Design systolic_array, start of the top module:
module systolic_array #(
  parameter integer ARRAY_N               = 4,
  parameter integer ARRAY_M               = 2,
  parameter integer PMAX                  = 8,
  parameter integer PMIN                  = 2,
  parameter integer ACT_WIDTH             = ARRAY_N * PMAX * (PMAX/PMIN),
  parameter integer WGT_WIDTH             = ARRAY_M * ARRAY_N * PMAX * (PMAX/PMIN),
  parameter integer ACCUMULATOR_WIDTH     = 4 * PMAX,
  parameter integer OUT_WIDTH             = ARRAY_M * ACCUMULATOR_WIDTH,
  parameter integer MODE_WIDTH            = $clog2(PMAX/PMIN) * 2
) (
  input  wire                               clk,
  input  wire                               reset,
  input  wire                               out_valid,
  input  wire                               acc_clear,
  input  wire        [ ACT_WIDTH  -1 : 0 ]  activation_in,
  input  wire        [ WGT_WIDTH  -1 : 0 ]  weight_in,
  input  wire        [ MODE_WIDTH -1 : 0 ]  mode,
  output wire        [ OUT_WIDTH  -1 : 0 ]  activation_out,
  output wire                               activation_valid
);
Size in the first run: roughly 11,000 cells after synthesis, about 340 flip-flops, about 86,000 µm² of cells after synthesis.
==> flow/config.mk <==
export PLATFORM = sky130hd
export DESIGN_NAME = systolic_array
export DESIGN_NICKNAME = systolic_array
export VERILOG_FILES = /design/flow/design.v
export SDC_FILE = /design/flow/constraint.sdc
export NUM_CORES = 4
export LEC_CHECK = 0
export ABC_AREA = 1
export CAP_MARGIN = 20
export CORE_MARGIN = 2
export CORE_UTILIZATION = 72
export PLACE_DENSITY = 0.38
export SETUP_SLACK_MARGIN = 0.89
export SLEW_MARGIN = 20
export TNS_END_PERCENT = 5
==> flow/constraint.sdc <==
create_clock -name core_clock -period 4.82 [get_ports {clk}]
set_input_delay 0.9640 -clock core_clock [delete_from_list [all_inputs] [get_ports {clk}]]
set_output_delay 0.9640 -clock core_clock [all_outputs]
set_load 0.01 [all_outputs]
run.sh (not shown) runs the stock make flow with config.mk's settings and CLKGATE_MAP_FILE=.
The first run did not get past clock tree synthesis.
Change:
Settings changed: ABC_AREA 1 to default, CORE_UTILIZATION 72 to 40, PLACE_DENSITY 0.38 to default, SETUP_SLACK_MARGIN 0.89 to default, TNS_END_PERCENT 5 to default.
Clock period 4.82 ns to 10.9 ns, I/O delays scaled along.
What happened: This time the run finished clean. Synthesized area decreases by 3.9%. Synthesized cell count decreases by about 15%. Die size increases by 72%.
Change:
Settings changed: CORE_UTILIZATION 40 to 66, CTS_CLUSTER_SIZE from default to 51, SETUP_SLACK_MARGIN from default to 1.05.
Clock period 10.9 ns to 10.6 ns, I/O delays scaled along.
Result: The changed run died in global routing, error ODB-0269; area after synthesis does not change; die area falls by 39%; synthesized cell count is unchanged.
Change:
Settings changed: CORE_UTILIZATION 66 to 72, CTS_CLUSTER_SIZE 51 to 36.
The changed run did not get past global routing; synthesized cell count does not change; area after synthesis does not change; die area shrinks by 8.2%.

========
P:
systolic_array again, from the RTL that the note above started with.
clock: 13.7 ns
lec_check: 0
cap_margin: 20
cell_pad_in_sites_global_placement: 3
core_aspect_ratio: 1.78
core_margin: 3
core_utilization: 50
cts_cluster_diameter: 164
cts_cluster_size: 100
gpl_timing_driven: 0
max_routing_layer: met4
place_density: 0.47
slew_margin: 35
tns_end_percent: 30
Seen in the log of P: GPL-0301 during global placement without I/O (3_1_place_gp_skip_io), after which the run never completed.
The following lists how Q was set up differently from P:
Settings: a deleted TNS_END_PERCENT that had been 30; a deleted CTS_CLUSTER_DIAMETER that had been 164; a change of CORE_MARGIN from 3 to 2; a deleted PLACE_DENSITY that had been 0.47; a deleted GPL_TIMING_DRIVEN that had been 0; a change of SLEW_MARGIN from 35 to 20; a deleted MAX_ROUTING_LAYER that had been met4; a deleted CORE_ASPECT_RATIO that had been 1.78; a change of CORE_UTILIZATION from 50 to 71; a deleted CELL_PAD_IN_SITES_GLOBAL_PLACEMENT that had been 3; a change of the clock period (ns, I/O delays scaled along) from 13.7 to 10.0.
Findings:
Flow for Q halted at global routing (5_1_grt), error code GRT-0232. Comparing Q against P, there is no change at all in fraction of the mapped netlist area in compound gates. Reported for P and Q, post-synthesis instance area turned out identical to the last digit. Die size for Q is lower than for P.
#### Input delta (R over Q)
Settings: a deleted CTS_CLUSTER_SIZE that had been 100; an added PLACE_DENSITY of 0.4; a change of CORE_UTILIZATION from 71 to 72.
## What came out
- As the logs show, Q stopped at global routing (5_1_grt) after a tool error, so it never reached the end of the flow.
- R | ERROR | global routing (5_1_grt)
- Q → R: number of buffers added by the clock tree synthesis step moved up, number of core rows moved down.
- Overall die height (R over Q): decrease, 0.69%
- Compared to Q, R was floorplanned on a smaller die.
- Going from Q to R, the width of the die was found to have gone down by 0.69%.
- NOTE post-CTS setup repair buffer count Q->R increased by a little under 10%
- There was hardly any difference in count of placed standard cells including taps between R and Q.

========
Starting RTL as in the previous note.
make LEC_CHECK=0 ABC_AREA=1 CAP_MARGIN=20 CORE_MARGIN=2 CORE_UTILIZATION=72 PLACE_DENSITY=0.38 SLEW_MARGIN=20 TNS_END_PERCENT=5 finish   # period 3.99 ns
The starting point died in 4_1_cts (DPL-0033).
Rerun with:
Settings changed: ABC_AREA 1 to unset, CORE_UTILIZATION 72 to 62, PLACE_DENSITY 0.38 to unset, TNS_END_PERCENT 5 to unset.
Clock period 3.99 ns to 9.12 ns, I/O delays scaled along.
What happened: The new run finished but failed the layout checks on setup timing; die area is higher by 11%; synthesized cell count is lower by 15%; synthesized area is lower by about 4%.
Rerun with:
Settings changed: CORE_UTILIZATION 62 to 72, CTS_CLUSTER_DIAMETER set to 234, SETUP_SLACK_MARGIN set to 2.49.
Clock period 9.12 ns to 8.61 ns, I/O delays scaled along.
Effect:
- Now the flow ended with an error in 4_1_cts, error DPL-0038
- synthesized area stays the same
- die area came out lower by 14%
- synthesized cell count does not change
Rerun with:
Settings changed: CORE_UTILIZATION 72 to 67, CTS_CLUSTER_DIAMETER 234 to unset, SETUP_SLACK_MARGIN 2.49 to unset.
Clock period 8.61 ns to 9.73 ns, I/O delays scaled along.
What happened: This time the run never finished: it broke off in 5_1_grt. Die area went up by 7.4%. Area after synthesis is unchanged. Synthesized cell count does not change.
Rerun with:
Settings changed: CAP_MARGIN 20 to 0, CTS_CLUSTER_SIZE set to 33.
Clock period 9.73 ns to 9.02 ns, I/O delays scaled along.
- The changed run failed in 5_1_grt with GRT-0116
- synthesized area does not change
- die area stays the same
- synthesized cell count is unchanged
Rerun with:
Settings changed: CAP_MARGIN 0 to 20, CORE_UTILIZATION 67 to 27, CTS_CLUSTER_SIZE 33 to unset.
Clock period 9.02 ns to 10.9 ns, I/O delays scaled along.
Outcome: Now the flow completed without violations; die area came out higher by 150%; synthesized cell count is unchanged; area after synthesis does not change.

========
v25:
systolic_array again, from the RTL that the note above started with.
## systolic_array
module systolic_array #(
  parameter integer ARRAY_N               = 4,
  parameter integer ARRAY_M               = 2,
  parameter integer PMAX                  = 8,
  parameter integer PMIN                  = 2,
  parameter integer ACT_WIDTH             = ARRAY_N * PMAX * (PMAX/PMIN),
  parameter integer WGT_WIDTH             = ARRAY_M * ARRAY_N * PMAX * (PMAX/PMIN),
  parameter integer ACCUMULATOR_WIDTH     = 4 * PMAX,
  parameter integer OUT_WIDTH             = ARRAY_M * ACCUMULATOR_WIDTH,
  parameter integer MODE_WIDTH            = $clog2(PMAX/PMIN) * 2
) (
  input  wire                               clk,
  input  wire                               reset,
  input  wire                               out_valid,
  input  wire                               acc_clear,
  input  wire        [ ACT_WIDTH  -1 : 0 ]  activation_in,
  input  wire        [ WGT_WIDTH  -1 : 0 ]  weight_in,
  input  wire        [ MODE_WIDTH -1 : 0 ]  mode,
  output wire        [ OUT_WIDTH  -1 : 0 ]  activation_out,
  output wire                               activation_valid
);
  localparam integer MULT_IN_WIDTH = PMAX * PMAX / PMIN;
  localparam integer MULT_OUT_WIDTH = 2 * PMAX;
  localparam integer ADDER_OUT_WIDTH = 2 * PMAX + $clog2(ARRAY_N);
  localparam integer SYSTOLIC_OUT_WIDTH = ADDER_OUT_WIDTH * ARRAY_M;
  wire        [ OUT_WIDTH          -1 : 0 ]  accumulator_out;
  wire        [ SYSTOLIC_OUT_WIDTH -1 : 0 ]  systolic_out;
  wire        [ ARRAY_M            -1 : 0 ]  systolic_out_valid;
  wire        [ ARRAY_M            -1 : 0 ]  _systolic_out_valid;
  wire        [ ARRAY_M            -1 : 0 ]  systolic_acc_clear;
  wire        [ ARRAY_M            -1 : 0 ]  _systolic_acc_clear;
  genvar n, m;
  generate
  for (m=0; m<ARRAY_M; m=m+1)
  begin: LOOP_INPUT_FORWARD
    for (n=0; n<ARRAY_N; n=n+1)
    begin: LOOP_OUTPUT_FORWARD
      wire        [ MULT_IN_WIDTH   -1 : 0 ] a;          
      wire        [ MULT_IN_WIDTH   -1 : 0 ] b;          
      wire signed [ MULT_OUT_WIDTH  -1 : 0 ] mult_out;   
      wire signed [ ADDER_OUT_WIDTH -1 : 0 ] mac_out;    
      wire        [ ADDER_OUT_WIDTH -1 : 0 ] adder_out;  
      if (m == 0)
      begin
        assign a = activation_in[n*MULT_IN_WIDTH+:MULT_IN_WIDTH];
      end
      else
      begin
        wire  [ MULT_IN_WIDTH -1 : 0 ] fwd_a;
        assign fwd_a = LOOP_INPUT_FORWARD[m-1].LOOP_OUTPUT_FORWARD[n].a;
  ...
clock: 10.0 ns
lec_check: 0
cap_margin: 20
core_aspect_ratio: 1.78
core_margin: 2
core_utilization: 72
cts_cluster_size: 100
max_routing_layer: met4
place_density_lb_addon: 0.25
slew_margin: 35
tns_end_percent: 30
v25 did not finish; the tool stopped in 5_1_grt with error GRT-0116.
Here is what was changed in the inputs of v59 compared with v25.
- a deleted CORE_ASPECT_RATIO that had been 1.78
- a deleted MAX_ROUTING_LAYER that had been met4
- a deleted TNS_END_PERCENT that had been 30
- an added PLACE_DENSITY of 0.38
- a deleted PLACE_DENSITY_LB_ADDON that had been 0.25
- a deleted CTS_CLUSTER_SIZE that had been 100
- a change of SLEW_MARGIN from 35 to 20
- a change of the clock period (ns, I/O delays scaled along) from 10.0 to 4.82
As for a clean layout from v25 and v59, there is none. No final results exist for v25, since it was stopped by error GRT-0116 during 5_1_grt. v25 -> v59: post-synthesis chip area from yosys delta 0, exact match. Delta (v59 minus v25): fraction of registers with async set/reset roughly the same; standard-cell row count lower; die area roughly the same. v25 → v59: die width climbed 33%; floorplan utilization saw an increase; worst setup slack before clock tree synthesis fell 4290 ps; total cell area at the placement stage up 4500 um2. Between v25 and v59, the post-synth design cell area figures differ only marginally. | total instance count after detailed placement | higher: v59 |. v25 -> v59: routability congestion estimate decreased slightly.
Setup changes, v59 to v30
- putting SETUP_SLACK_MARGIN at 2.49 where nothing was set
- clearing PLACE_DENSITY, which used to be 0.38
- swapping 4.82 for 8.61 in the clock period (ns, I/O delays scaled along)
What ended v30 was a tool error in 4_1_cts; the run never finished.
v30 -> v59: chip area flat
As far as core area goes, v30 and v59 are indistinguishable; the numbers are identical.
As far as proportion of synthesized chip area in sequential cells goes, v59 and v30 are indistinguishable; the numbers are identical.
#### Input delta (v10 over v30)
- changing CORE_UTILIZATION from 72 to 58
- changing SETUP_SLACK_MARGIN from 2.49 to 2.0
- changing the clock period (ns, I/O delays scaled along) from 8.61 to 7.98
Results
Fraction of the core area occupied by cells at floorplan down 15 points in v10 wrt v30. Adder and majority cell fraction of the synthesized area: v30 vs v10 identical. Measured against v30, the post-detailed-placement half-perimeter wirelength of v10 comes out at 0.876 times the reference value. Of v30 and v10, the run reporting the lower total die area was v30. The runs compared here, v30 and v10, all ended either early or with open violations. v10 vs. v30: worst slack after detailed placement down 130 ps, synthesized chip area reported by yosys flat, row count up 15, tally of unique sky130hd cells used after synthesis flat.
The inputs of v39 differ from those of v10 as listed below.
- changing CORE_UTILIZATION from 58 to 40
- removing SETUP_SLACK_MARGIN (formerly 2.0)
- changing the clock period (ns, I/O delays scaled along) from 7.98 to 11.0
## What came out
v10 has lower count of clock-buffer cells in the layout than v39. The setup slack number comes out lower for v10 vs v39. Among v10 and v39, a clean, completed layout was produced by v39 alone. On die extent in y, the lower figure sits with v10, not v39. Against v10 as the reference, v39 delivers a lower routed wire length.

========
north:
Starting RTL as in the previous note.
export LEC_CHECK = 0
export CAP_MARGIN = 0
export CORE_MARGIN = 2
export CORE_UTILIZATION = 70
export CTS_CLUSTER_SIZE = 33
export SLEW_MARGIN = 20
create_clock -name core_clock -period 9.73 [get_ports {clk}]
north: aborted in 5_1_grt (tool error)
Edits applied to the flow inputs when going from north to south:
diff --git a/flow/config.mk b/flow/config.mk
--- a/flow/config.mk
+++ b/flow/config.mk
@@ -6,7 +6,6 @@
 export NUM_CORES = 4
 export LEC_CHECK = 0
-export CAP_MARGIN = 0
+export CAP_MARGIN = 20
 export CORE_MARGIN = 2
-export CORE_UTILIZATION = 70
-export CTS_CLUSTER_SIZE = 33
+export CORE_UTILIZATION = 58
 export SLEW_MARGIN = 20
==> flow/constraint.sdc <==
create_clock -name core_clock -period 8.61 [get_ports {clk}]
set_input_delay 1.7220 -clock core_clock [delete_from_list [all_inputs] [get_ports {clk}]]
set_output_delay 1.7220 -clock core_clock [all_outputs]
set_load 0.01 [all_outputs]
Status: CTS sink count parity (south, north)
The lower vertical die size came out of north.
When the final numbers for north and south were put side by side, the post-DP HPWL turned out to be greater in north.
Chip footprint (south over north): increase, 20%
south ran in full, but the layout does not pass; the checks complain about setup timing.
--- input diff south..east ---
diff --git a/flow/config.mk b/flow/config.mk
--- a/flow/config.mk
+++ b/flow/config.mk
@@ -8,4 +8,6 @@
 export CAP_MARGIN = 20
 export CORE_MARGIN = 2
-export CORE_UTILIZATION = 58
+export CORE_UTILIZATION = 66
+export CTS_CLUSTER_SIZE = 35
+export SETUP_SLACK_MARGIN = 1.05
 export SLEW_MARGIN = 20
==> flow/constraint.sdc <==
create_clock -name core_clock -period 10.6 [get_ports {clk}]
set_input_delay 2.1200 -clock core_clock [delete_from_list [all_inputs] [get_ports {clk}]]
set_output_delay 2.1200 -clock core_clock [all_outputs]
set_load 0.01 [all_outputs]
Results
east | ERROR | 5_1_grt
Row global placement routability congestion: east higher / south lower
Going from south to east, core utilization before placement grows by 8.2 points.
Relative to south, worst setup slack after placement has increased by 1.26 ns in east.
On floorplan core area, the lower figure sits with east, not south.
Compared with south, y dimension of the die in east decreased by a few percent.
Delta (east minus south): area of the chip dropped 0.017 mm2; number of rows created at floorplan dropped 9.
